--- flow/run.sh ---
#!/bin/bash
# the make line also repeats each setting of config.mk as NAME=value (left out here)
make -C /OpenROAD-flow-scripts/flow DESIGN_CONFIG=/design/flow/config.mk WORK_HOME=/design/flow/orfs CLKGATE_MAP_FILE= finish
--- flow/config.mk ---
export PLATFORM = sky130hd
export DESIGN_NAME = cpu
export DESIGN_NICKNAME = cpu
export VERILOG_FILES = /design/flow/design.v
export SDC_FILE = /design/flow/constraint.sdc
export NUM_CORES = 4
export LEC_CHECK = 0
export CAP_MARGIN = 20
export CORE_MARGIN = 2
export CORE_UTILIZATION = 40
export SETUP_SLACK_MARGIN = -2.0
export SLEW_MARGIN = 20
--- flow/constraint.sdc ---
create_clock -name core_clock -period 164.0 [get_ports {clk}]
set_input_delay 32.8000 -clock core_clock [delete_from_list [all_inputs] [get_ports {clk}]]
set_output_delay 32.8000 -clock core_clock [all_outputs]
set_load 0.01 [all_outputs]
--- flow/design.v ---
`timescale 1ns / 1ps
module register(clk,rst,en,d,q);
	parameter WIDTH = 16;
	input clk;
	input rst;
	input en;
	input [WIDTH-1:0] d;
	output reg [WIDTH-1:0] q;
always @(posedge clk) begin
	if(rst)
		q <= 0;
	else if(en)
		q <= d;
end
endmodule
`timescale 1ns / 1ps
module SignExtend(
	input [8:0] imm,
	output [15:0] sgnimm
    );
assign sgnimm = {{7{imm[8]}},imm};
endmodule
`timescale 1ns / 1ps
module multiplier(
	input [15:0] X,Y,
	output [31:0] SignedResult
   );
	wire [31:0] MR;
	wire [15:0] MX,MY;
	assign MX = X[15]?-X:X;
	assign MY = Y[15]?-Y:Y;
	assign MR = MX*MY;
	assign SignedResult = (X[15]^Y[15])?-MR:MR;
endmodule
`timescale 1ns / 1ps
module divider(
	input [31:0] X,
	input [15:0] Y,
	output [31:0] Q,
	output [15:0] R
	);
	wire [31:0] UQ;
	wire [15:0] UR;
	wire [31:0] MX;
	wire [15:0] MY;
	assign MX = X[31]?-X:X;
	assign MY = Y[15]?-Y:Y;
	assign UQ = (MY == 0) ? 32'hFFFFFFFF : MX/MY;
	assign Q = (X[31]^Y[15])?-UQ:UQ;
	assign UR = (MY == 0) ? MX[15:0] : MX%MY;
	assign R = X[31]?-UR:UR;
endmodule
`timescale 1ns / 1ps
module pow(
	input clk,rst,
	input start,
	output reg ready,
	input [15:0] base,expo,
	output [31:0] result,
	output reg Cflag,Oflag
    );
reg is_idle,is_idle_nxt;
reg [47:0] tmp_res,tmp_res_nxt,tmp_tmp;
reg [15:0] base_reg,base_nxt,expo_reg,expo_nxt;
assign result = tmp_res[31:0];
reg Oflag_nxt;
always @(posedge clk) begin
	if(rst) begin
		is_idle <= 1;
		tmp_res <= 0;
		base_reg <= 0;
		expo_reg <= 0;
		Oflag <= 0;
	end else begin
		is_idle <= is_idle_nxt;
		tmp_res <= tmp_res_nxt;
		base_reg <= base_nxt;
		expo_reg <= expo_nxt;
		Oflag <= Oflag_nxt;
	end
end
always @(*) begin
	is_idle_nxt = is_idle;
	base_nxt = base_reg;
	expo_nxt = expo_reg;
	Oflag_nxt = Oflag;
	tmp_res_nxt = tmp_res;
	Cflag = 0;
	ready = 0;
	tmp_tmp = 0;
	if(is_idle) begin
		ready = 0;
		if(start) begin
			is_idle_nxt = 0;
			base_nxt = base;
			expo_nxt = expo;
			tmp_res_nxt = 1;
			Oflag_nxt = 0;
		end
	end else begin  
		if(expo_reg == 0 || expo_reg[15]) begin
			if((expo_reg == 0 && base_reg == 0) || expo_reg[15])
				Cflag = 1; 
			ready=1;
			is_idle_nxt = 1;
		end else begin
			expo_nxt = expo_reg - 1;
			tmp_tmp = (tmp_res[47]?-tmp_res:tmp_res) * {32'b0,(base_reg[15]?-base_reg:base_reg)};
			tmp_res_nxt = (tmp_res[47] ^ base_reg[15])?-tmp_tmp:tmp_tmp;
			if((tmp_res_nxt&48'hFFFF80000000) != 0 && (tmp_res_nxt&48'hFFFF80000000) != 48'hFFFF80000000)
				Oflag_nxt = 1;
		end
	end
end
endmodule
`timescale 1ns / 1ps
module sqrt(
	input clk,rst,
	input start,
	output reg ready,
	input [31:0] initial_nr,
	output [15:0] result,
	output reg Cflag,Oflag
    );
reg [1:0] state_reg,state_nxt;
reg [63:0] operand,operand_nxt;
reg [15:0] res_tmp,res_tmp_nxt;
reg [7:0] cnt,cnt_nxt;
assign result = res_tmp;
always @(posedge clk) begin
	if(rst) begin
		state_reg <= 0;
		operand <= 0;
		res_tmp <= 0;
		cnt <= 0;
	end else begin
		state_reg <= state_nxt;
		operand <= operand_nxt;
		res_tmp <= res_tmp_nxt;
		cnt <= cnt_nxt;
	end
end
always @(*) begin
	state_nxt = state_reg;
	operand_nxt = operand;
	res_tmp_nxt = res_tmp;
	cnt_nxt = cnt;
	ready = 0;
	Cflag = 0;
	Oflag = 0;
	case(state_reg)
		0: begin
			if(start) begin
				state_nxt = 1;
				operand_nxt = {32'b0,initial_nr};
				res_tmp_nxt = 0;
				cnt_nxt = 16;
			end
		end
		1: begin
			operand_nxt = operand<<2;
			if(cnt == 0 || (cnt == 16 && operand[31])) begin
				if(operand[31])
					Cflag = 1;
				state_nxt = 0;
				Oflag = res_tmp[15];
				ready = 1;
			end else
				state_nxt = 2;
		end
		2: begin
			cnt_nxt = cnt - 1;
			if(operand[63:32] >= {14'b0,res_tmp,2'b01}) begin
				operand_nxt[63:32] = operand[63:32] - {14'b0,res_tmp,2'b01};
				res_tmp_nxt = {res_tmp[14:0],1'b1};
			end else begin
				res_tmp_nxt = {res_tmp[14:0],1'b0};
			end
			state_nxt = 1;
		end
	endcase
end
endmodule
`timescale 1ns / 1ps
module ALU(
	input clk,
	input rst,
	input [15:0] srcA,
	input [15:0] srcB,
	input [15:0] extra_X,
	output [15:0] res,
	output reg [15:0] extra_res,
	input [4:0] opsel,
	output reg ready,
	input Cflag,Oflag,
	output reg [3:0] flag_next
    );
reg [16:0] res_ext;
reg [16:0] shift_aid;
reg [15:0] shift_amount;
wire [16:0] sign_srcA;
assign res = res_ext[15:0];
wire [31:0] mul_result;
wire [31:0] div_result;
wire [15:0] mod_result;
assign sign_srcA = {16{srcA[15]}};
multiplier mul(srcA,srcB,mul_result);
divider    div({extra_X,srcA},srcB,div_result,mod_result);
wire pow_ready,pow_C,pow_O;
wire [31:0] pow_result;
pow p(.clk(clk), .rst(rst), 
	.start(opsel == 14),
	.ready(pow_ready),
	.base(srcA),.expo(srcB),
	.result(pow_result),
	.Cflag(pow_C),
	.Oflag(pow_O));
wire sqrt_ready,sqrt_C,sqrt_O;
wire [15:0] sqrt_result;
sqrt sq(.clk(clk), .rst(rst), 
	.start(opsel == 13),
	.ready(sqrt_ready),
	.initial_nr({extra_X,srcA}),
	.result(sqrt_result),
	.Cflag(sqrt_C),
	.Oflag(sqrt_O));
always @(*) begin
	extra_res = 0;
	res_ext = 0;
	ready = 1;
	flag_next[1] = Cflag;
	flag_next[0] = Oflag;
	flag_next[3] = 0;
	flag_next[2] = 0;
	shift_aid = 0;
	shift_amount = srcB;
	if(opsel[3] == 1)
		shift_amount = srcB & 16'h000f;
	case(opsel)
		0: res_ext = {1'b0,srcB};
		1: begin
			res_ext = srcA + srcB;
			flag_next[1] = res_ext[16];
			flag_next[0] = (srcA[15]&srcB[15]&(~res_ext[15]))|((~srcA[15])&(~srcB[15])&res_ext[15]);
			flag_next[3] = (res_ext == 0);
			flag_next[2] = res_ext[15];
		end
		2: begin
			res_ext = srcA - srcB;
			flag_next[1] = res_ext[16];
			flag_next[0] = (srcA[15]&(~srcB[15])&(~res_ext[15]))|((~srcA[15])&srcB[15]&res_ext[15]);
			flag_next[3] = (res_ext == 0);
			flag_next[2] = res_ext[15];
		end
		3: begin
			res_ext = srcA + 1;
			flag_next[1] = res_ext[16];
			flag_next[0] = (~srcA[15])&res_ext[15];
			flag_next[3] = (res_ext == 0);
			flag_next[2] = res_ext[15];
		end
		4: begin
			res_ext = srcA - 1;
			flag_next[1] = res_ext[16];
			flag_next[0] = srcA[15]&(~res_ext[15]);
			flag_next[3] = (res_ext == 0);
			flag_next[2] = res_ext[15];
		end
		8: begin
			res_ext = {1'b0, srcA & srcB};
			flag_next[3] = (res_ext == 0);
			flag_next[2] = res_ext[15];
		end
		9: begin
			res_ext = {1'b0, srcA | srcB};
			flag_next[3] = (res_ext == 0);
			flag_next[2] = res_ext[15];
		end
		10: begin
			res_ext = {1'b0, srcA ^ srcB};
			flag_next[3] = (res_ext == 0);
			flag_next[2] = res_ext[15];
		end
		11: begin
			res_ext = {1'b0, ~srcA};
			flag_next[3] = (res_ext == 0);
			flag_next[2] = res_ext[15];
		end
		12: begin
			res_ext = {1'b0,-srcA};
			flag_next[3] = (res_ext == 0);
			flag_next[2] = res_ext[15];
		end
		5: begin
			res_ext = {1'b0,mul_result[15:0]};
			extra_res = mul_result[31:16];
			flag_next[3] = (mul_result == 0);
			flag_next[2] = mul_result[31];
			flag_next[0] = (mul_result[31:15] == 0) || (mul_result[31:15] == 17'h1ffff);
			flag_next[1] = (mul_result[31:15] == 0) || (mul_result[31:15] == 17'h1ffff);
		end
		6: begin
			res_ext = {1'b0,div_result[15:0]};
			extra_res = div_result[31:16];
			flag_next[3] = (div_result == 0);
			flag_next[2] = div_result[31];
			flag_next[0] = ({extra_X,srcA} == 32'h80000000) && (srcB  == 16'hffff);
			flag_next[1] = (srcB == 0);
		end
		7: begin
			res_ext = {1'b0,mod_result};
			flag_next[3] = (mod_result == 0);
			flag_next[2] = mod_result[15];
			flag_next[0] = ({extra_X,srcA} == 32'h80000000) && (srcB  == 16'hffff);
			flag_next[1] = (srcB == 0);
		end
		14: begin
			ready = pow_ready;
			res_ext = {1'b0,pow_result[15:0]};
			extra_res = pow_result[31:16];
			flag_next[3] = (pow_result == 0);
			flag_next[2] = pow_result[31];
			flag_next[0] = pow_O;
			flag_next[1] = pow_C;
		end
		13: begin
			ready = sqrt_ready;
			res_ext = {1'b0,sqrt_result};
			flag_next[3] = (sqrt_result == 0);
			flag_next[2] = sqrt_result[15];
			flag_next[0] = sqrt_O;
			flag_next[1] = sqrt_C;
		end
		16, 24: begin
			shift_aid = ({srcA,1'b0}>>shift_amount);
			res_ext = shift_aid[16:1];
			flag_next[3] = (res_ext == 0);
			flag_next[2] = res_ext[15];
			flag_next[0] = (res_ext[15] != srcA[15]);
			flag_next[1] = shift_aid[0];
		end
		17, 25: begin
			shift_aid = ({1'b0,srcA}<<shift_amount);
			res_ext = shift_aid[15:0];
			flag_next[3] = (res_ext == 0);
			flag_next[2] = res_ext[15];
			flag_next[0] = (res_ext[15] != srcA[15]);
			flag_next[1] = shift_aid[16];
		end
		18, 26: begin
			shift_aid = ({srcA,1'b0}>>shift_amount) | (sign_srcA<<(16-shift_amount));
			res_ext = shift_aid[16:1];
			flag_next[3] = (res_ext == 0);
			flag_next[2] = res_ext[15];
			flag_next[0] = (res_ext[15] != srcA[15]);
			flag_next[1] = shift_aid[0];
		end
		19, 27: begin
			shift_aid = ({1'b0,srcA}<<shift_amount) | (sign_srcA>>(16-shift_amount));
			res_ext = shift_aid[15:0];
			flag_next[3] = (res_ext == 0);
			flag_next[2] = res_ext[15];
			flag_next[0] = (res_ext[15] != srcA[15]);
			flag_next[1] = shift_aid[16];
		end
		20, 28: begin
			res_ext = {1'b0,(srcA>>shift_amount)|(srcA<<(16-shift_amount))};
			flag_next[3] = (res_ext == 0);
			flag_next[2] = res_ext[15];
			flag_next[0] = (res_ext[15] != srcA[15]);
			flag_next[1] = res_ext[15];
		end
		21, 29: begin
			res_ext = {1'b0,(srcA<<shift_amount)|(srcA>>(16-shift_amount))};
			flag_next[3] = (res_ext == 0);
			flag_next[2] = res_ext[15];
			flag_next[0] = (res_ext[15] != srcA[15]);
			flag_next[1] = res_ext[0];
		end
		22, 30: begin
			res_ext = ({Cflag,srcA}>>shift_amount) | ({Cflag,srcA}<<(17-shift_amount));
			flag_next[1] = res_ext[16];
			flag_next[3] = (res_ext[15:0] == 0);
			flag_next[2] = res_ext[15];
			flag_next[0] = (res_ext[15] != srcA[15]);
		end
		23, 31: begin
			res_ext = ({Cflag,srcA}<<shift_amount) | ({Cflag,srcA}>>(17-shift_amount));
			flag_next[1] = res_ext[16];
			flag_next[3] = (res_ext[15:0] == 0);
			flag_next[2] = res_ext[15];
			flag_next[0] = (res_ext[15] != srcA[15]);
		end
	endcase
end
endmodule
`timescale 1ns / 1ps
module controlUnit(
	input [15:0] instr,
	output reg branch,
	output reg ret,
	output reg loadPC,
	output reg push,
	output reg op_stack,
	output reg [4:0] opsel,
	output reg [1:0] sel_srcA,
	output reg [1:0] sel_srcB,
	input ready,
	output reg [1:0] data_addr_sel,
	output reg wr_to_data_mem,
	output reg [1:0] mem_data_wr_sel,
	output reg reg_from_mem,
	output reg extra_write_X,
	output reg wr_X,
	output reg wr_Y,
	output reg wr_ACC,
	output reg save_flags,
	input [3:0] flags
);
always @(*) begin
	branch = 0;
	ret = 0;
	loadPC = ready;
	push = 0;
	op_stack = 0;
	opsel = 0;
	sel_srcA = 0;
	sel_srcB = 0;
	data_addr_sel = 0;
	wr_to_data_mem = 0;
	mem_data_wr_sel = 0;
	reg_from_mem = 0;
	extra_write_X = 0;
	wr_X = 0;
	wr_Y = 0;
	wr_ACC = 0;
	save_flags = 0;
	case(instr[15:10])
		0: begin   end
		1: begin
			if(instr[9]) begin  
				push = 1;
				op_stack = 1;
				data_addr_sel = 3;
				mem_data_wr_sel = instr[8:7];
				wr_to_data_mem = ready;
			end else begin  
				push = 0;
				op_stack = 1;
				data_addr_sel = 2;
				reg_from_mem = 1;
				if(instr[8:7] == 0)
					wr_X = ready;
				else if(instr[8:7] == 1)
					wr_Y = ready;
				else
					wr_ACC = ready;
			end
		end
		2: begin
			data_addr_sel = 1;
			reg_from_mem = 1;
			if(instr[9] == 0)
				wr_X = ready;
			else
				wr_Y = ready;
		end
		3: begin
			data_addr_sel = 1;
			if(instr[9] == 0)
				mem_data_wr_sel = 0;
			else
				mem_data_wr_sel = 1;
			wr_to_data_mem = ready;
		end
		4: begin
			data_addr_sel = 0;
			opsel = 1;
			sel_srcB = 3;
			reg_from_mem = 1;
			if(instr[9] == 0) begin
				wr_X = ready;
				sel_srcA = 1;
			end else begin
				wr_Y = ready;
				sel_srcA = 0;
			end
		end
		5: begin
			data_addr_sel = 0;
			opsel = 1;
			sel_srcB = 3;
			if(instr[9] == 0) begin
				mem_data_wr_sel = 0;
				sel_srcA = 1;
			end else begin
				mem_data_wr_sel = 1;
				sel_srcA = 0;
			end
			wr_to_data_mem = ready;
		end
		6: begin
			opsel = 0;
			sel_srcB = 3;
			reg_from_mem = 0;
			if(instr[9] == 0)
				wr_X = ready;
			else
				wr_Y = ready;
		end
		7: begin
			opsel = 0;
			reg_from_mem = 0;
			sel_srcB = instr[7:6];
			if(instr[9:8] == 2'b00) begin
				wr_X = ready;
			end else if (instr[9:8] == 2'b01) begin
				wr_Y = ready;
			end else begin
				wr_ACC = ready;
			end
		end
		8: begin
			opsel = 13;
			sel_srcA = 2;
			reg_from_mem = 0; wr_ACC = ready; save_flags = ready;
		end
		9: begin
			opsel = 14;
			sel_srcA = 2;
			sel_srcB = instr[9:8];
			wr_X = 1;
			extra_write_X = 1;
			reg_from_mem = 0; wr_ACC = ready; save_flags = ready;
		end
		16: branch = 1;
		17: branch = flags[3];
		18: branch = ~flags[3];
		19: branch = (flags[2] != flags[0]);
		20: branch = ((flags[3]==0) && (flags[0] == flags[2]));
		21: branch = ((flags[3]==1) || (flags[0] != flags[2]));
		22: branch = (flags[2] == flags[0]);
		23: branch = flags[1];
		24: branch = flags[0];
		30: begin
			push = 1;
			op_stack = 1;
			data_addr_sel = 3;
			mem_data_wr_sel = 3;
			wr_to_data_mem = ready;
			branch = 1;
		end
		31: begin
			push = 0;
			op_stack = 1;
			data_addr_sel = 2;
			ret = 1;
		end
		32: begin
			opsel = 1;
			if(instr[9] == 0)
				sel_srcA = 0;
			else
				sel_srcA = 1;
			sel_srcB = 3;
			reg_from_mem = 0; wr_ACC = ready; save_flags = ready;
		end
		33: begin
			opsel = 1;
			sel_srcA = 2;
			sel_srcB = 3;
			reg_from_mem = 0; wr_ACC = ready; save_flags = ready;
		end
		34: begin
			opsel = 1;
			sel_srcA = instr[9:8];
			sel_srcB = instr[7:6];
			reg_from_mem = 0; wr_ACC = ready; save_flags = ready;
		end
		36: begin
			opsel = 	2;
			if(instr[9] == 0)
				sel_srcA = 0;
			else
				sel_srcA = 1;
			sel_srcB = 3;
			reg_from_mem = 0; wr_ACC = ready; save_flags = ready;
		end
		37: begin
			opsel = 2;
			sel_srcA = 2;
			sel_srcB = 3;
			reg_from_mem = 0; wr_ACC = ready; save_flags = ready;
		end
		38: begin
			opsel = 2;
			sel_srcA = instr[9:8];
			sel_srcB = instr[7:6];
			reg_from_mem = 0; wr_ACC = ready; save_flags = ready;
		end
		40: begin  
			opsel = {1'b1,instr[4] | instr[1] | instr[0],instr[9:7]};
			sel_srcA = instr[6:5];
			if(instr[4]==1) begin
				sel_srcB = 3;
			end else begin
				sel_srcB = instr[3:2];
			end
			reg_from_mem = 0; wr_ACC = ready; save_flags = ready;
		end
		42: begin
			opsel = 3;
			sel_srcA = instr[9:8];
			if(instr[9:8] == 2'b00)
				wr_X = ready;
			else if(instr[9:8] == 2'b01)
				wr_Y = ready;
			else
				wr_ACC = ready;
			reg_from_mem = 0;
			save_flags = ready;
		end
		43: begin
			opsel = 4;
			sel_srcA = instr[9:8];
			if(instr[9:8] == 2'b00)
				wr_X = ready;
			else if(instr[9:8] == 2'b01)
				wr_Y = ready;
			else
				wr_ACC = ready;
			reg_from_mem = 0;
			save_flags = ready;
		end
		44: begin
			opsel = 5;
			sel_srcA = instr[9:8];
			sel_srcB = instr[7:6];
			wr_X = 1;
			extra_write_X = 1;
			reg_from_mem = 0; wr_ACC = ready; save_flags = ready;
		end
		45: begin
			opsel = 5;
			sel_srcA = 2;  sel_srcB = 3;
			wr_X = 1;
			extra_write_X = 1;
			reg_from_mem = 0; wr_ACC = ready; save_flags = ready;
		end
		46: begin
			opsel = 6;
			sel_srcA = instr[9:8];
			sel_srcB = instr[7:6];
			wr_X = 1;
			extra_write_X = 1;
			reg_from_mem = 0; wr_ACC = ready; save_flags = ready;
		end
		47: begin
			opsel = 6;
			sel_srcA = 2;  sel_srcB = 3;
			wr_X = 1;
			extra_write_X = 1;
			reg_from_mem = 0; wr_ACC = ready; save_flags = ready;
		end
		48: begin
			opsel = 7;
			sel_srcA = instr[9:8];
			sel_srcB = instr[7:6];
			reg_from_mem = 0; wr_ACC = ready; save_flags = ready;
		end
		49: begin
			opsel = 7;
			sel_srcA = 2;  sel_srcB = 3;
			reg_from_mem = 0; wr_ACC = ready; save_flags = ready;
		end
		50: begin
			opsel = 8;
			sel_srcA = instr[9:8];
			sel_srcB = instr[7:6];
			reg_from_mem = 0; wr_ACC = ready; save_flags = ready;
		end
		51: begin
			opsel = 8;
			sel_srcA = 2;  sel_srcB = 3;
			reg_from_mem = 0; wr_ACC = ready; save_flags = ready;
		end
		52: begin
			opsel = 9;
			sel_srcA = instr[9:8];
			sel_srcB = instr[7:6];
			reg_from_mem = 0; wr_ACC = ready; save_flags = ready;
		end
		53: begin
			opsel = 9;
			sel_srcA = 2;  sel_srcB = 3;
			reg_from_mem = 0; wr_ACC = ready; save_flags = ready;
		end
		54: begin
			opsel = 10;
			sel_srcA = instr[9:8];
			sel_srcB = instr[7:6];
			reg_from_mem = 0; wr_ACC = ready; save_flags = ready;
		end
		55: begin
			opsel = 10;
			sel_srcA = 2;  sel_srcB = 3;
			reg_from_mem = 0; wr_ACC = ready; save_flags = ready;
		end
		56: begin
			opsel = 11;
			sel_srcA = instr[9:8];
			reg_from_mem = 0; wr_ACC = ready; save_flags = ready;
		end
		57: begin
			opsel = 12;
			sel_srcA = instr[9:8];
			reg_from_mem = 0; wr_ACC = ready; save_flags = ready;
		end
		58: begin
			opsel = 	2;
			if(instr[9] == 0)
				sel_srcA = 0;
			else
				sel_srcA = 1;
			sel_srcB = 3;
			reg_from_mem = 0; wr_ACC = 0; save_flags = ready;
		end
		59: begin
			opsel = 2;
			sel_srcA = 2;
			sel_srcB = 3;
			reg_from_mem = 0; wr_ACC = 0; save_flags = ready;
		end
		60: begin
			opsel = 2;
			sel_srcA = instr[9:8];
			sel_srcB = instr[7:6];
			reg_from_mem = 0; wr_ACC = 0; save_flags = ready;
		end
		61: begin
			opsel = 	8;
			if(instr[9] == 0)
				sel_srcA = 0;
			else
				sel_srcA = 1;
			sel_srcB = 3;
			reg_from_mem = 0; wr_ACC = 0; save_flags = ready;
		end
		62: begin
			opsel = 8;
			sel_srcA = 2;
			sel_srcB = 3;
			reg_from_mem = 0; wr_ACC = 0; save_flags = ready;
		end
		63: begin
			opsel = 8;
			sel_srcA = instr[9:8];
			sel_srcB = instr[7:6];
			reg_from_mem = 0; wr_ACC = 0; save_flags = ready;
		end
	endcase
end
endmodule
`timescale 1ns / 1ps
module cpu(
	input clk,rst,
	output [9:0] instr_Addr,
	input [15:0] instr,
	output reg [8:0] data_Addr,
	output reg [15:0] write_data,
	input [15:0] read_data,
	output write_enable
    );
wire [15:0] sign_Imm;
wire [8:0] immediate;
assign immediate = instr[8:0];
SignExtend sgex(
	.imm(immediate),
	.sgnimm(sign_Imm)
);
wire [3:0] flag_reg,flag_next;
wire save_flags;
register #(4) FlagReg(clk,rst,save_flags,flag_next,flag_reg);
reg [15:0] srcA,srcB;
wire [15:0] res,extra_res;
reg [8:0] SP_next;
wire [8:0] SP_reg;
wire branch,ret,loadPC,reg_from_mem;
wire push,op_stack,wr_X,wr_Y,wr_ACC,extra_write_X;
wire [1:0] sel_srcA,sel_srcB,data_addr_sel,mem_data_wr_sel;
wire [4:0] opsel;
wire ready;
controlUnit cu(
	.instr(instr),
	.branch(branch),
	.ret(ret),
	.loadPC(loadPC),
	.push(push),
	.op_stack(op_stack),
	.opsel(opsel),
	.sel_srcA(sel_srcA),
	.sel_srcB(sel_srcB),
	.ready(ready),
	.data_addr_sel(data_addr_sel),
	.wr_to_data_mem(write_enable),
	.mem_data_wr_sel(mem_data_wr_sel),
	.reg_from_mem(reg_from_mem),
	.extra_write_X(extra_write_X),
	.wr_X(wr_X),
	.wr_Y(wr_Y),
	.wr_ACC(wr_ACC),
	.save_flags(save_flags),
	.flags(flag_reg)
);
wire [15:0] X_reg,Y_reg,ACC_reg;
reg [15:0] reg_next;
register X  (clk,rst,wr_X, extra_write_X?extra_res:reg_next  ,X_reg);
register Y  (clk,rst,wr_Y,reg_next,Y_reg);
register ACC(clk,rst,wr_ACC,reg_next,ACC_reg);
always @(*) begin
	if(reg_from_mem)
		reg_next = read_data;
	else
		reg_next = res;
end
wire [9:0] PC_reg,PC_reg_plus_1;
reg [9:0] PC_next;
wire [9:0] PC_branch;
assign PC_reg_plus_1 = PC_reg + 1;
register #(10) PC(clk,rst,loadPC,PC_next,PC_reg);
assign instr_Addr = PC_reg;
assign PC_branch = instr[9:0];
always @(*) begin
	PC_next = PC_reg_plus_1;
	if(ret)
		PC_next = read_data[9:0];
	else if(branch)
		PC_next = PC_branch;
end
ALU alu(
	.clk(clk),.rst(rst),
	.srcA(srcA),
	.srcB(srcB),
	.extra_X(X_reg),
	.res(res),
	.extra_res(extra_res),
	.opsel(opsel),
	.ready(ready),
	.Cflag(flag_reg[1]),
	.Oflag(flag_reg[0]),
	.flag_next(flag_next)
);
always @(*) begin
	case(sel_srcA)
		0: srcA = X_reg;
		1: srcA = Y_reg;
		2: srcA = ACC_reg;
		3: srcA = sign_Imm;
	endcase
	case(sel_srcB)
		0: srcB = X_reg;
		1: srcB = Y_reg;
		2: srcB = ACC_reg;
		3: srcB = sign_Imm;
	endcase
end
always @(*) begin
	case(mem_data_wr_sel)
		0: write_data = X_reg;
		1: write_data = Y_reg;
		2: write_data = ACC_reg;
		3: write_data = {6'b0,PC_reg_plus_1};
	endcase
	if(push)
		SP_next = SP_reg - 1;
	else
		SP_next = SP_reg + 1;
	case(data_addr_sel)
		0: data_Addr = res[8:0];
		1: data_Addr = instr[8:0];
		2: data_Addr = SP_reg;
		3: data_Addr = SP_next;
	endcase
end
register #(9) SP (clk,rst,op_stack,SP_next,SP_reg);
endmodule
==> results of run 1 <==
[layer usage]
| layer | global-route usage (%) | vias up | wire length, um |
|---|---|---|---|
| li1 | - | 37370 | - |
| met1 | 45.7 | 41081 | 150000 |
| met2 | 64.1 | 3399 | 180000 |
| met3 | 4.27 | 974 | 23400 |
| met4 | 24.3 | 20 | 31000 |
| met5 | 0 | - | 118 |
[stage by stage]
step / hold slack [ps] / setup WS (ps) / std cells / utilization [%]
2_1_floorplan: 432 / -1990 / 10383 / -
3_3_place_gp: 448 / 1070 / 13349 / 45.4
3_5_place_dp: 469 / -790 / 13350 / 45.5
4_1_cts: 479 / -1290 / 13406 / 46.0
5_1_grt: 510 / -2950 / 13560 / 47.5
6_report: 472 / 2420 / 13563 / 47.5
[layout make-up]
| class | count | area (um2) |
|---|---|---|
| clock inverter | 18 | 166 |
| sequential | 244 | 4890 |
| fill | 19202 | 100000 |
| tap | 2511 | 3140 |
| multi-input combinational | 8604 | 68700 |
| clock buffer | 38 | 832 |
| timing repair buffer | 1130 | 8890 |
| antenna | 8 | 20.0 |
| inverter | 1010 | 3790 |
[repair_timing]
action / in CTS / in global routing
hold buffers: 0 / 0
buffers inserted: 0 / 168
setup endpoints to repair: 0 / 9
gates resized: 0 / 419
==> insert_results.sql, run 1 <==
-- implementation run metrics
INSERT INTO impl_metrics (metric_group, metric, value, unit) VALUES
('synthesis', 'synthesis.yosys.warnings', '9', ''),
('place', 'placement.cell_area', '86600', 'um2'),
('critical_path', 'slowest_stage', 'sky130_fd_sc_hd__o31ai_2', ''),
('cells_and_area', 'num-nets-final', '12451', ''),
('min_path', 'hold_path_end', 'alu.sq.operand[11]', ''),
('synthesis', 'post_synth.cell_area_avg', '7.40', 'um2'),
('synthesis', 'synth_dominant_cell_count', 'sky130_fd_sc_hd__nand2_1', ''),
('floorplan', 'io-pin-count', '70', ''),
('cts', 'cts-htree-levels', '1', ''),
('synthesis', 'synthAoiAreaFrac', '22.4', '%'),
('floorplan', 'fp.dieW', '442', 'um'),
('min_path', 'hold_crit_class', 'register to register', ''),
('critical_path', 'worst_path_largest_cell_delay', '610', 'ps'),
('critical_path', 'crit_path_start_kind', 'input port', ''),
('critical_path', 'timing.rr.start', 'X.q[0]', ''),
('global_routing', 'grt_total_ovfl', '0', ''),
('synthesis', 'edf_count', '0', ''),
('timing', 'maxClockFrequency', '0.00619', 'GHz'),
('critical_path', 'worst_r2r_endpoint', 'FlagReg.q[3]', ''),
('global_routing', 'antenna_found_initial', '23', ''),
('cells_and_area', 'finished_cell_area', '90500', 'um2'),
('global_routing', 'largest_net_degree_at_the_start_of_global_routing', '69', ''),
('cells_and_area', 'area_growth', '17.7', '%'),
('critical_path', 'cp.required', '131200', 'ps'),
('synthesis', 'yosys_register_bits', '244', ''),
('global_routing', 'gr-usage-all-layers', '37.9', '%'),
('critical_path', 'most_frequent_cp_cell', 'sky130_fd_sc_hd__o21a_1', ''),
('timing', 'rsz0062_at_grt', 'true', ''),
('floorplan', 'coreArea', '191000', 'um2'),
('place', 'place.port_buffers', '69', ''),
('critical_path', 'criticalPathCategory', 'input port to output pin', ''),
('critical_path', 'reg2reg_slack', '66580', 'ps'),
('timing', 'final_max_slew_viol_count', '0', ''),
('routing', 'drt_initial_violations', '6723', ''),
('critical_path', 'startpoint', 'instr[14]', ''),
('timing', 'finalSetupViolCount', '0', ''),
('critical_path', 'worst-r2r-cell-count', '543', ''),
('critical_path', 'critical_path.endpoint', 'data_Addr[8]', ''),
('floorplan', 'chip_area', '196000', 'um2'),
('synthesis', 'post_synth_fa_ha_maj_area_fraction', '29.8', '%'),
('timing', 'fin_skew', '30.8', 'ps'),
('run', 'drv.max_cap_violation_count', '0', ''),
('min_path', 'hold_path_depth', '2', ''),
('cts', 'root_buffer', 'sky130_fd_sc_hd__clkbuf_16', ''),
('synthesis', 'synth.logic.top_family', 'adder cells', ''),
('routing', 'wl_per_cell', '28.3', 'um'),
('floorplan', 'placementRows', '160', ''),
('place', 'dp.final_hpwl', '307000', 'um'),
('synthesis', 'fraction_of_the_mapped_netlist_area_in_simple_logic_gates', '22.9', '%'),
('synthesis', 'synthesis.area', '76900', 'um2'),
('run_status', 'outcome', 'no timing/DRC/antenna violations', ''),
('routing', 'vias', '82844', ''),
('timing', 'final.period_utilization', '98.5', '%'),
('synthesis', 'synth.area.top_cells', 'sky130_fd_sc_hd__fa_1, sky130_fd_sc_hd__ha_1, sky130_fd_sc_hd__dfxtp_1, sky130_fd_sc_hd__nand2_1, sky130_fd_sc_hd__nor2_1', ''),
('cts', 'cts_buf_count', '30', ''),
('cts', 'clock-sinks', '244', ''),
('synthesis', 'post-synth-top-area-cell', 'sky130_fd_sc_hd__fa_1', ''),
('timing', 'timing_hold_violations_final', '0', ''),
('routing', 'postRouteAntennaNets', '0', ''),
('run', 'number_of_warnings_in_the_stage_logs', '67', ''),
('routing', 'post_drt_via_cell_ratio', '6.11', ''),
('critical_path', 'worst-path-buf-inv', '28', '');
==> run 2: changes to the inputs <==
Settings changed: SETUP_SLACK_MARGIN -2.0 to unset.
==> insert_results.sql, run 2 <==
-- implementation run metrics
INSERT INTO impl_metrics (metric_group, metric, value, unit) VALUES
('critical_path', 'worst_path_largest_cell_delay', '590', 'ps'),
('cells_and_area', 'fin_cells', '13579', ''),
('timing', 'final.period_utilization', '98.3', '%'),
('place', 'place.port_buffers', '69', ''),
('synthesis', 'fraction_of_the_mapped_netlist_area_in_simple_logic_gates', '22.9', '%'),
('synthesis', 'yosys_register_bits', '244', ''),
('synthesis', 'post_synth_fa_ha_maj_area_fraction', '29.8', '%'),
('place', 'placement.cell_area', '85700', 'um2'),
('critical_path', 'timing.critical_path.depth', '551', ''),
('critical_path', 'critical_path_peak_fanout', '12', ''),
('cells_and_area', 'number_of_fill_cells_in_the_layout', '19025', ''),
('synthesis', 'post_synth_area_from_yosys_stat', '76900', 'um2'),
('routing', 'number_of_iterations_in_the_first_detailed_routing_pass', '7', ''),
('synthesis', 'async_reset_ff_share', '0', '%'),
('timing', 'timing.max_slew.rel_slack', '15.7', '%'),
('cells_and_area', 'area_growth', '19.4', '%'),
('synthesis', 'synthAoiAreaFrac', '22.4', '%'),
('cts', 'cts-htree-levels', '2', ''),
('timing', 'final_max_slew_viol_count', '0', ''),
('timing', 'fin_skew', '65.0', 'ps'),
('cts', 'cts_buf_count', '36', ''),
('timing', 'post-route-min-period', '161220', 'ps'),
('routing', 'drt_initial_violations', '6601', ''),
('place', 'dp.final_hpwl', '306000', 'um'),
('global_routing', 'grt_first_pass_wirelength', '550000', 'um'),
('routing', 'postRouteAntennaNets', '0', ''),
('synthesis', 'synth.logic.top_family', 'adder cells', ''),
('cts', 'root_buffer', 'sky130_fd_sc_hd__clkbuf_16', ''),
('routing', 'wl_per_cell', '28.0', 'um'),
('cts', 'postCtsHoldBufs', '0', ''),
('cts', 'tritoncts', 'built', ''),
('routing', 'detail_route.drc_violations', '0', ''),
('global_routing', 'antenna_found_initial', '15', ''),
('floorplan', 'fp.dieW', '442', 'um'),
('routing', 'vias', '82719', ''),
('timing', 'finalSetupViolCount', '0', ''),
('min_path', 'hold_path_depth', '2', ''),
('critical_path', 'cp.required', '131200', 'ps'),
('floorplan', 'die_height', '442', 'um'),
('cts', 'clk_pin_slew', '60', 'ps'),
('timing', 'maxClockFrequency', '0.00620', 'GHz'),
('synthesis', 'synth.yosys.num_cells', '10383', ''),
('synthesis', 'netlist-cell-type-count', '135', ''),
('run_status', 'outcome', 'no timing/DRC/antenna violations', ''),
('cells_and_area', 'finished_cell_area', '91800', 'um2'),
('timing', 'timing_worst_slew_pin_value', '1260', 'ps'),
('synthesis', 'synthesis.yosys.warnings', '9', ''),
('floorplan', 'io-pin-count', '70', ''),
('critical_path', 'critical_path.endpoint', 'data_Addr[8]', ''),
('critical_path', 'timing.rr.start', 'X.q[7]', ''),
('critical_path', 'worst_r2r_endpoint', 'FlagReg.q[3]', ''),
('synthesis', 'synth_xor_xnor_area_share', '6.72', '%'),
('global_routing', 'grt_total_ovfl', '0', ''),
('synthesis', 'synthesis.area', '76900', 'um2'),
('cells_and_area', 'num-nets-final', '12467', ''),
('cts', 'clock-sinks', '244', ''),
('critical_path', 'crit_path_capture_type', 'output pin', ''),
('timing', 'rsz0062_at_grt', 'true', ''),
('critical_path', 'startpoint', 'instr[10]', ''),
('routing', 'post_drt_via_cell_ratio', '6.09', ''),
('critical_path', 'worst-r2r-cell-count', '552', ''),
('critical_path', 'crit_path_start_kind', 'input port', ''),
('synthesis', 'syn-instance-count', '10383', ''),
('synthesis', 'post-synth-top-area-cell', 'sky130_fd_sc_hd__fa_1', ''),
('timing', 'timing_hold_violations_final', '0', ''),
('run', 'number_of_warnings_in_the_stage_logs', '67', ''),
('cts', 'clock_insertion_delay_worst_skew', '640', 'ps'),
('global_routing', 'largest_net_degree_at_the_start_of_global_routing', '68', ''),
('run', 'drv.max_cap_violation_count', '0', ''),
('synthesis', 'edf_count', '0', ''),
('floorplan', 'initial_utilization', '40.3', '%'),
('critical_path', 'worst_ep_arrival_time', '128420', 'ps'),
('cts', 'cts.path.max_buffers', '3', ''),
('critical_path', 'reg2reg_slack', '66840', 'ps'),
('place', 'routabilityCongestion', '1.06', ''),
('floorplan', 'coreArea', '191000', 'um2'),
('min_path', 'hold_path_startpoint', 'alu.sq.operand[11]', ''),
('min_path', 'hold_crit_class', 'register to register', ''),
('global_routing', 'gr-usage-all-layers', '37.5', '%'),
('synthesis', 'ys_sh_mux', '4.12', '%'),
('synthesis', 'synth_dominant_cell_count', 'sky130_fd_sc_hd__nand2_1', ''),
('synthesis', 'syn-num-nets', '11814', ''),
('global_routing', 'first_global_vias', '81137', ''),
('synthesis', 'post_synthesis_sequential_area_ratio', '6.35', '%'),
('critical_path', 'worst-path-buf-inv', '32', ''),
('critical_path', 'slowest_stage', 'sky130_fd_sc_hd__or4b_4', ''),
('place', 'numPlacedInstances', '13197', ''),
('critical_path', 'most_frequent_cp_cell', 'sky130_fd_sc_hd__o21a_1', ''),
('critical_path', 'cp_top_family', 'AND-OR/OR-AND gates', ''),
('synthesis', 'synth.area.top_cells', 'sky130_fd_sc_hd__fa_1, sky130_fd_sc_hd__ha_1, sky130_fd_sc_hd__dfxtp_1, sky130_fd_sc_hd__nand2_1, sky130_fd_sc_hd__nor2_1', ''),
('routing', 'drt_wl_total', '380000', 'um'),
('synthesis', 'post_synth.cell_area_avg', '7.40', 'um2'),
('critical_path', 'criticalPathCategory', 'input port to output pin', ''),
('min_path', 'hold_path_end', 'alu.sq.operand[11]', ''),
('floorplan', 'chip_area', '196000', 'um2'),
('synthesis', 'synth_largest_type_area_fraction', '18.9', '%'),
('synthesis', 'cell_types_with_the_highest_counts_after_synthesis', 'sky130_fd_sc_hd__nand2_1, sky130_fd_sc_hd__nor2_1, sky130_fd_sc_hd__inv_1', ''),
('floorplan', 'placementRows', '160', ''),
('synthesis', 'ys_dominant_reg_cell', 'sky130_fd_sc_hd__dfxtp_1', '');
[run 2: metrics by stage]
stage	TNS [ps]	worst slack [ps]	hold WS [ps]	utilization, %
2_1_floorplan	0	1.89	432	-
3_3_place_gp	0	302	443	44.9
3_5_place_dp	-8190	-1390	452	45.0
4_1_cts	0	40.5	461	45.8
5_1_grt	-15950	-2160	505	48.2
6_report	0	2780	463	48.2
[run 2: per-layer routing]
layer	track usage (%)	part of all wire (%)
met3	5.09	6.1
met4	23.2	7.7
met5	0	0.030
met1	45.2	39
met2	63.1	47
[run 2: layout make-up]
cell class                      count  area (um2)  share of cell area (%)
Tap cell                         2511        3140                    3.42
Timing Repair Buffer             1141        9260                    10.1
Multi-Input combinational cell   8603       69500                    75.6
Inverter                         1010        3810                    4.15
Clock inverter                     19         272                   0.296
Sequential cell                   244        4890                    5.33
Clock buffer                       47         982                    1.07
Antenna cell                        4        10.0                  0.0109
[run 2: timing repair]
| action | in CTS | in global routing |
|---|---|---|
| pin swaps | 11 | 342 |
| endpoints found under the setup margin | 9 | 9 |
| gates resized | 17 | 524 |
| setup buffers | 20 | 286 |
| cloned | 0 | 6 |
==> run 3: changes to the inputs <==
Settings changed: ABC_AREA set to 1, CELL_PAD_IN_SITES_GLOBAL_PLACEMENT set to 3, CORE_UTILIZATION 40 to 18, CTS_CLUSTER_SIZE set to 51, GPL_TIMING_DRIVEN set to 1, PLACE_DENSITY_LB_ADDON set to 0.08, SETUP_SLACK_MARGIN set to 5.0.
Clock period 164.0 ns to 249.0 ns, I/O delays scaled along.
==> insert_results.sql, run 3 <==
-- implementation run metrics
INSERT INTO impl_metrics (metric_group, metric, value, unit) VALUES
('timing', 'timing_hold_violations_final', '0', ''),
('timing', 'final_max_slew_viol_count', '0', ''),
('timing', 'final.period_utilization', '83.6', '%'),
('timing', 'fin_skew', '58.9', 'ps'),
('synthesis', 'post_synth.cell_area_avg', '6.51', 'um2'),
('critical_path', 'startpoint', 'instr[15]', ''),
('synthesis', 'synth.yosys.num_cells', '12194', ''),
('timing', 'rsz0062_at_grt', 'false', ''),
('critical_path', 'criticalPathCategory', 'input port to output pin', ''),
('synthesis', 'synth.area.top_cells', 'sky130_fd_sc_hd__fa_1, sky130_fd_sc_hd__nand2_1, sky130_fd_sc_hd__ha_1, sky130_fd_sc_hd__inv_1, sky130_fd_sc_hd__dfxtp_1', ''),
('critical_path', 'worst_path_largest_cell_delay', '920', 'ps'),
('critical_path', 'crit_path_start_kind', 'input port', ''),
('cells_and_area', 'area_used_by_sequential_logic_in_the_layout', '4890', 'um2'),
('cells_and_area', 'number_of_fill_cells_in_the_layout', '50365', ''),
('cells_and_area', 'area_growth', '11.8', '%'),
('critical_path', 'crit_path_capture_type', 'output pin', ''),
('cts', 'root_buffer', 'sky130_fd_sc_hd__clkbuf_16', ''),
('cells_and_area', 'num-nets-final', '13551', ''),
('cts', 'clk_pin_slew', '60', 'ps'),
('critical_path', 'worst_ep_arrival_time', '158290', 'ps'),
('global_routing', 'grt_total_ovfl', '0', ''),
('cts', 'cts-resized-gates', '0', ''),
('synthesis', 'async_reset_ff_share', '0', '%'),
('global_routing', 'first_global_vias', '82130', ''),
('critical_path', 'worst-path-buf-inv', '134', ''),
('routing', 'postRouteAntennaNets', '0', ''),
('routing', 'post_drt_via_cell_ratio', '4.43', ''),
('routing', 'wl_per_cell', '24.1', 'um'),
('synthesis', 'cell_types_with_the_highest_counts_after_synthesis', 'sky130_fd_sc_hd__nand2_1, sky130_fd_sc_hd__inv_1, sky130_fd_sc_hd__nor2_1', ''),
('floorplan', 'die_height', '668', 'um'),
('global_routing', 'grt_first_pass_wirelength', '620000', 'um'),
('synthesis', 'synthAoiAreaFrac', '15.3', '%'),
('global_routing', 'largest_net_degree_at_the_start_of_global_routing', '71', ''),
('global_routing', 'met2_demand_to_capacity_share_in_global_routing', '34.5', '%'),
('synthesis', 'post_synth_area_from_yosys_stat', '79400', 'um2'),
('critical_path', 'worst_r2r_endpoint', 'FlagReg.q[3]', ''),
('synthesis', 'ys_sh_mux', '0.0773', '%'),
('min_path', 'hold_path_startpoint', 'alu.sq.cnt[0]', ''),
('timing', 'timing_worst_slew_pin_value', '1190', 'ps'),
('critical_path', 'timing.rr.start', 'ACC.q[0]', ''),
('min_path', 'hold_crit_class', 'register to register', ''),
('place', 'routabilityCongestion', '0.881', ''),
('floorplan', 'placementRows', '243', ''),
('routing', 'drt_initial_violations', '4805', ''),
('synthesis', 'netlist-cell-type-count', '99', ''),
('critical_path', 'cp.required', '199200', 'ps'),
('synthesis', 'synth_xor_xnor_area_share', '6.75', '%'),
('timing', 'finalSetupViolCount', '0', ''),
('synthesis', 'synthesis.yosys.warnings', '9', ''),
('synthesis', 'synth_dominant_cell_count', 'sky130_fd_sc_hd__nand2_1', ''),
('cells_and_area', 'postLayoutCoreUtil', '20.2', '%'),
('critical_path', 'worst-r2r-cell-count', '642', ''),
('synthesis', 'synth_largest_type_area_fraction', '18.3', '%'),
('cts', 'cts.path.max_buffers', '3', ''),
('floorplan', 'fp.dieW', '668', 'um'),
('run', 'number_of_warnings_in_the_stage_logs', '66', ''),
('global_routing', 'gr-usage-all-layers', '19.1', '%'),
('floorplan', 'coreArea', '438000', 'um2'),
('cells_and_area', 'multi_input_comb_area', '64500', 'um2'),
('synthesis', 'yosys_register_bits', '244', ''),
('floorplan', 'io-pin-count', '70', ''),
('timing', 'timing.max_slew.rel_slack', '18.9', '%'),
('global_routing', 'use_met1', '25.5', '%'),
('critical_path', 'most_frequent_cp_cell', 'sky130_fd_sc_hd__a21oi_1', ''),
('critical_path', 'timing.critical_path.depth', '640', ''),
('cts', 'cts_setup_buffers', '0', ''),
('run_status', 'outcome', 'no timing/DRC/antenna violations', ''),
('critical_path', 'slowest_stage', 'sky130_fd_sc_hd__clkinv_1', ''),
('synthesis', 'ys_dominant_reg_cell', 'sky130_fd_sc_hd__dfxtp_1', ''),
('cts', 'tritoncts', 'built', ''),
('synthesis', 'synth.logic.top_family', 'simple AND/OR/NAND/NOR gates', ''),
('synthesis', 'post-synth-top-area-cell', 'sky130_fd_sc_hd__fa_1', ''),
('critical_path', 'critical_path_peak_fanout', '30', ''),
('global_routing', 'global_route.peak_usage_layer', 'met2', ''),
('global_routing', 'antenna_found_initial', '33', ''),
('place', 'place.port_buffers', '69', ''),
('cts', 'cts-htree-levels', '2', ''),
('routing', 'number_of_iterations_in_the_first_detailed_routing_pass', '6', ''),
('min_path', 'hold_path_depth', '1', ''),
('synthesis', 'post_synthesis_sequential_area_ratio', '6.16', '%'),
('cts', 'clock_insertion_delay_worst_skew', '670', 'ps'),
('floorplan', 'chip_area', '446000', 'um2'),
('synthesis', 'post_synth_fa_ha_maj_area_fraction', '28.9', '%'),
('routing', 'vias', '79846', ''),
('routing', 'drt_wl_total', '434000', 'um'),
('place', 'dp.final_hpwl', '358000', 'um'),
('cts', 'clock-sinks', '244', ''),
('timing', 'post-route-min-period', '208090', 'ps'),
('floorplan', 'initial_utilization', '18.1', '%'),
('synthesis', 'fraction_of_the_mapped_netlist_area_in_simple_logic_gates', '29.9', '%');
run 3: per-layer routing:
layer | share of wire [%] | vias up
li1 | - | 38863
met1 | 47 | 39581
met2 | 49 | 1193
met3 | 2.4 | 203
met4 | 1.5 | 6
met5 | 0.010 | -
run 3: cell type report:
cell class | instances | area share (%)
tap | 5880 | 8.29
inverter | 2144 | 9.13
antenna | 8 | 0.0226
timing repair buffer | 294 | 2.68
clock inverter | 17 | 0.234
sequential | 244 | 5.51
clock buffer | 58 | 1.38
multi-input combinational | 9394 | 72.7
run 3: stage by stage:
step	area [um2]	setup WS, ps	hold WS, ps	cells
2_1_floorplan	79400	58360	422	12194
3_3_place_gp	87200	41780	438	17955
3_5_place_dp	87200	40420	444	17956
4_1_cts	88700	40110	457	18031
5_1_grt	88700	26130	486	18032
6_report	88700	40910	455	18039
